==> flow/design.v (excerpt) <==
module array_mult_top (
    input             clk,
    input      [15:0] a,
    input      [15:0] b,
    output reg [31:0] p
);
Size: ~940 cells after synthesis, roughly 65 I/O pins, roughly 8800 um2 of cells after synthesis.
==> flow/config.mk <==
export PLATFORM = sky130hd
export DESIGN_NAME = array_mult_top
export DESIGN_NICKNAME = array_mult_top
export VERILOG_FILES = /design/flow/design.v
export SDC_FILE = /design/flow/constraint.sdc
export NUM_CORES = 4
export LEC_CHECK = 0
export ABC_AREA = 1
export CAP_MARGIN = 20
export CORE_MARGIN = 2
export CORE_UTILIZATION = 72
export CTS_CLUSTER_DIAMETER = 255
export CTS_CLUSTER_SIZE = 98
export PLACE_DENSITY = 0.42
export SLEW_MARGIN = 20
export TNS_END_PERCENT = 20
==> flow/constraint.sdc <==
create_clock -name core_clock -period 10.9 [get_ports {clk}]
set_input_delay 2.1800 -clock core_clock [delete_from_list [all_inputs] [get_ports {clk}]]
set_output_delay 2.1800 -clock core_clock [all_outputs]
set_load 0.01 [all_outputs]
run.sh (not shown) runs the stock make flow with config.mk's settings and CLKGATE_MAP_FILE=.
The baseline produced a layout that fails on negative setup slack.
Edit:
- ABC_AREA: 1 -> unset
- CORE_UTILIZATION: 72 -> 55
- CTS_CLUSTER_DIAMETER: 255 -> unset
- CTS_CLUSTER_SIZE: 98 -> unset
- PLACE_DENSITY: 0.42 -> 0.6
- TNS_END_PERCENT: 20 -> unset
- clock period: 10.9 -> 19.6 ns (I/O delays scaled with it)
The new run produced a clean layout.
Setup slack is better by 8.2 ns.
Core utilization falls by 19 points.
Synthesized area went down by 7.5%.


Starting RTL as in the previous note.
make LEC_CHECK=0 CAP_MARGIN=20 CORE_MARGIN=9 CORE_UTILIZATION=17 CTS_CLUSTER_DIAMETER=96 CTS_CLUSTER_SIZE=40 GPL_ROUTABILITY_DRIVEN=1 GPL_TIMING_DRIVEN=0 MIN_ROUTING_LAYER=met2 PLACE_DENSITY=0.91 SETUP_SLACK_MARGIN=1.17 SLEW_MARGIN=25 TNS_END_PERCENT=75 finish   # period 12.0 ns
The first run produced a layout that fails on setup timing.
Then changed:
CAP_MARGIN = 0   (was 20)
CORE_UTILIZATION = 59   (was 17)
CTS_CLUSTER_DIAMETER = default   (was 96)
CTS_CLUSTER_SIZE = 93   (was 40)
SETUP_SLACK_MARGIN = 3.33   (was 1.17)
SLEW_MARGIN = 15   (was 25)
TNS_END_PERCENT = 50   (was 75)
The changed run finished but fails on setup timing.
Core utilization grows by 52 points.
Routed wire length went down by a few percent.
Global-route usage came out higher by 21 points.
Clock-buffer cell count fell by 1.
Worst setup slack is worse by 0.37 ns.
Clock skew stays flat.
Then changed:
CAP_MARGIN = 20   (was 0)
CORE_MARGIN = 2   (was 9)
CORE_UTILIZATION = 40   (was 59)
CTS_CLUSTER_SIZE = default   (was 93)
GPL_ROUTABILITY_DRIVEN = default   (was 1)
GPL_TIMING_DRIVEN = default   (was 0)
MIN_ROUTING_LAYER = default   (was met2)
PLACE_DENSITY = 0.6   (was 0.91)
SETUP_SLACK_MARGIN = default   (was 3.33)
SLEW_MARGIN = 20   (was 15)
TNS_END_PERCENT = default   (was 50)
clock period = 20.0 ns   (was 12.0 ns; I/O delays follow)
Effect: The changed run went through all stages and came out clean; utilization decreases by 27 points; maximum frequency decreases by 0.57%; cell count increases by about 6.6%; synthesized cell count stays the same; via count decreases by 33%; clock-buffer cell count increases by 1.
Then changed:
CELL_PAD_IN_SITES_DETAIL_PLACEMENT = 2   (was default)
CORE_ASPECT_RATIO = 1.18   (was default)
CTS_CLUSTER_DIAMETER = 274   (was default)
CTS_CLUSTER_SIZE = 74   (was default)
MIN_ROUTING_LAYER = met2   (was default)
PLACE_DENSITY = default   (was 0.6)
SLEW_MARGIN = 30   (was 20)
TNS_END_PERCENT = 10   (was default)
Effect: With this change the flow finished but fails on setup timing; via count rose by 56%; non-clock buffer count went up by 1; synthesized cell count is unchanged; core utilization increases by 0.44 points; final area barely changes; synthesized area is unchanged; global-route usage goes up by 22 points; setup slack got worse by 0.68 ns.
Then changed:
ABC_AREA = 0   (was default)
CELL_PAD_IN_SITES_DETAIL_PLACEMENT = default   (was 2)
CORE_ASPECT_RATIO = default   (was 1.18)
CORE_UTILIZATION = 31   (was 40)
CTS_CLUSTER_DIAMETER = 322   (was 274)
CTS_CLUSTER_SIZE = 100   (was 74)
GPL_TIMING_DRIVEN = 1   (was default)
MIN_ROUTING_LAYER = default   (was met2)
PLACE_DENSITY = 0.6   (was default)
SLEW_MARGIN = 20   (was 30)
TNS_END_PERCENT = 20   (was 10)
The new run finished with timing, DRC and antenna clean.
Hold slack is worse by 0.12 ns.
First-iteration DRC count went down by 93%.
Wire length went down by 49%.
Worst setup slack is better by 0.82 ns.
Clock skew went down by 0.0036 ns.
Area after synthesis stays the same.
Core utilization went down by 11 points.
Design area went up by 0.85%.
Sequential share of layout area stays flat.


array_mult_top again, from the RTL that the note above started with.
clock: 15.5 ns
lec_check: 0
cap_margin: 20
cell_pad_in_sites_detail_placement: 1
core_margin: 4
core_utilization: 30
cts_cluster_diameter: 399
place_density_lb_addon: 0.04
setup_slack_margin: 3.27
slew_margin: 25
tns_end_percent: 90
The first run completed and failed the layout checks on negative setup slack.
Rerun with:
- CELL_PAD_IN_SITES_DETAIL_PLACEMENT: 1 -> not set
- CORE_MARGIN: 4 -> 2
- CORE_UTILIZATION: 30 -> 40
- CTS_CLUSTER_DIAMETER: 399 -> not set
- PLACE_DENSITY: not set -> 0.6
- PLACE_DENSITY_LB_ADDON: 0.04 -> not set
- SETUP_SLACK_MARGIN: 3.27 -> not set
- SLEW_MARGIN: 25 -> 20
- TNS_END_PERCENT: 90 -> not set
- clock period: 15.5 -> 20.4 ns (I/O delays scaled with it)
Outcome:
- This time the run passed the timing, design-rule and antenna checks
- final cell count decreases by 8.2%
- setup slack improves by 4.0 ns
- via count went down by 3.3%
- worst hold slack loses 0.023 ns
- global-route usage is higher by 1.7 points
- final area fell by about 7%
- utilization rose by 9.0 points
- count of clock-buffer cells in the layout climbs by 5
- die size is lower by about 28%
- synthesized area is unchanged
- synthesized cell count is unchanged
Rerun with:
- CELL_PAD_IN_SITES_DETAIL_PLACEMENT: not set -> 2
- CORE_ASPECT_RATIO: not set -> 1.92
- PLACE_DENSITY: 0.6 -> not set
- clock period: 20.4 -> 20.0 ns (I/O delays scaled with it)
After rerunning: Utilization goes up by 1.4 points. Synthesized cell count stays the same. Hold slack got worse by 0.11 ns. Design area went up by about 3%. Routed wire length climbs by 95%. Worst setup slack loses 0.39 ns. Die size stays flat.
Rerun with:
- CELL_PAD_IN_SITES_GLOBAL_PLACEMENT: not set -> 1
- CORE_ASPECT_RATIO: 1.92 -> not set
- CTS_CLUSTER_SIZE: not set -> 98
- MAX_ROUTING_LAYER: not set -> met4
- PLACE_DENSITY: not set -> 0.56
- SETUP_SLACK_MARGIN: not set -> 0.73
- SLEW_MARGIN: 20 -> 40
The changed run finished with timing, DRC and antenna clean; register-to-register slack improves by 0.53 ns; count of clock-buffer cells in the layout drops by 1; area after synthesis stays the same; setup slack improves by 0.53 ns; non-clock buffer count climbs by 2; global-route usage drops by 5.0 points; sequential share of layout area drops by 0.14 points; cell area climbs by 1.2%; routed wire length drops by 33%.


Starting RTL as in the previous note.
Design array_mult_top, start of the top module:
module array_mult_top (
    input             clk,
    input      [15:0] a,
    input      [15:0] b,
    output reg [31:0] p
);
make LEC_CHECK=0 CAP_MARGIN=20 CELL_PAD_IN_SITES_DETAIL_PLACEMENT=2 CELL_PAD_IN_SITES_GLOBAL_PLACEMENT=3 CORE_ASPECT_RATIO=1.76 CORE_MARGIN=8 CORE_UTILIZATION=72 HOLD_SLACK_MARGIN=0.01 MAX_ROUTING_LAYER=met4 PLACE_DENSITY=0.42 SLEW_MARGIN=0 TNS_END_PERCENT=100 finish   # period 12.8 ns
The baseline aborted during 3_1_place_gp_skip_io.
==> next run, changes <==
- CELL_PAD_IN_SITES_DETAIL_PLACEMENT: 2 -> default
- CELL_PAD_IN_SITES_GLOBAL_PLACEMENT: 3 -> default
- CORE_ASPECT_RATIO: 1.76 -> default
- CORE_MARGIN: 8 -> 2
- CORE_UTILIZATION: 72 -> 40
- HOLD_SLACK_MARGIN: 0.01 -> default
- MAX_ROUTING_LAYER: met4 -> default
- PLACE_DENSITY: 0.42 -> 0.6
- SLEW_MARGIN: 0 -> 20
- TNS_END_PERCENT: 100 -> default
- clock period: 12.8 -> 19.6 ns (I/O delays scaled with it)
This time the run went through all stages and came out clean.
Area after synthesis stays the same.
Die area came out higher by well over a third.
Synthesized cell count is unchanged.
==> next run, changes <==
- CORE_UTILIZATION: 40 -> 66
- PLACE_DENSITY: 0.6 -> default
- SETUP_SLACK_MARGIN: default -> 1.6
- clock period: 19.6 -> 9.2 ns (I/O delays scaled with it)
With this change the flow finished with setup timing left.
Cell area came out higher slightly.
Via count came out higher by a few percent.
Sequential cell count stays the same.
Routed wire length came out higher by roughly a tenth.
Hold slack gets worse by 0.034 ns.
Area after synthesis stays the same.
==> next run, changes <==
- CAP_MARGIN: 20 -> 10
- CORE_UTILIZATION: 66 -> 70
- CTS_CLUSTER_SIZE: default -> 15
- SETUP_SLACK_MARGIN: 1.6 -> -0.84
The changed run reached the layout checks and failed them: setup timing. Design area goes up by 0.77%. Die area goes down by 5.5%. Setup slack improved by 0.0037 ns. Clock-buffer cell count stays the same.
==> next run, changes <==
- CAP_MARGIN: 10 -> 20
- CORE_UTILIZATION: 70 -> 71
- CTS_CLUSTER_SIZE: 15 -> default
- PLACE_DENSITY_LB_ADDON: default -> 0.01
- SETUP_SLACK_MARGIN: -0.84 -> default
- clock period: 9.2 -> 16.1 ns (I/O delays scaled with it)
Outcome: The new run produced a layout that fails on setup timing; worst setup slack gets better by 6.8 ns; cell area falls by 1.9%; cell count decreases by 0.67%; routed wire length is lower by about 1.3%; global-route usage went down by 0.28 points; worst hold slack is worse by 0.015 ns; clock skew climbs by 0.0040 ns; non-clock buffer count shrinks by 6; fmax falls by about 0.64%; first-iteration DRC count came out lower by about 28%.
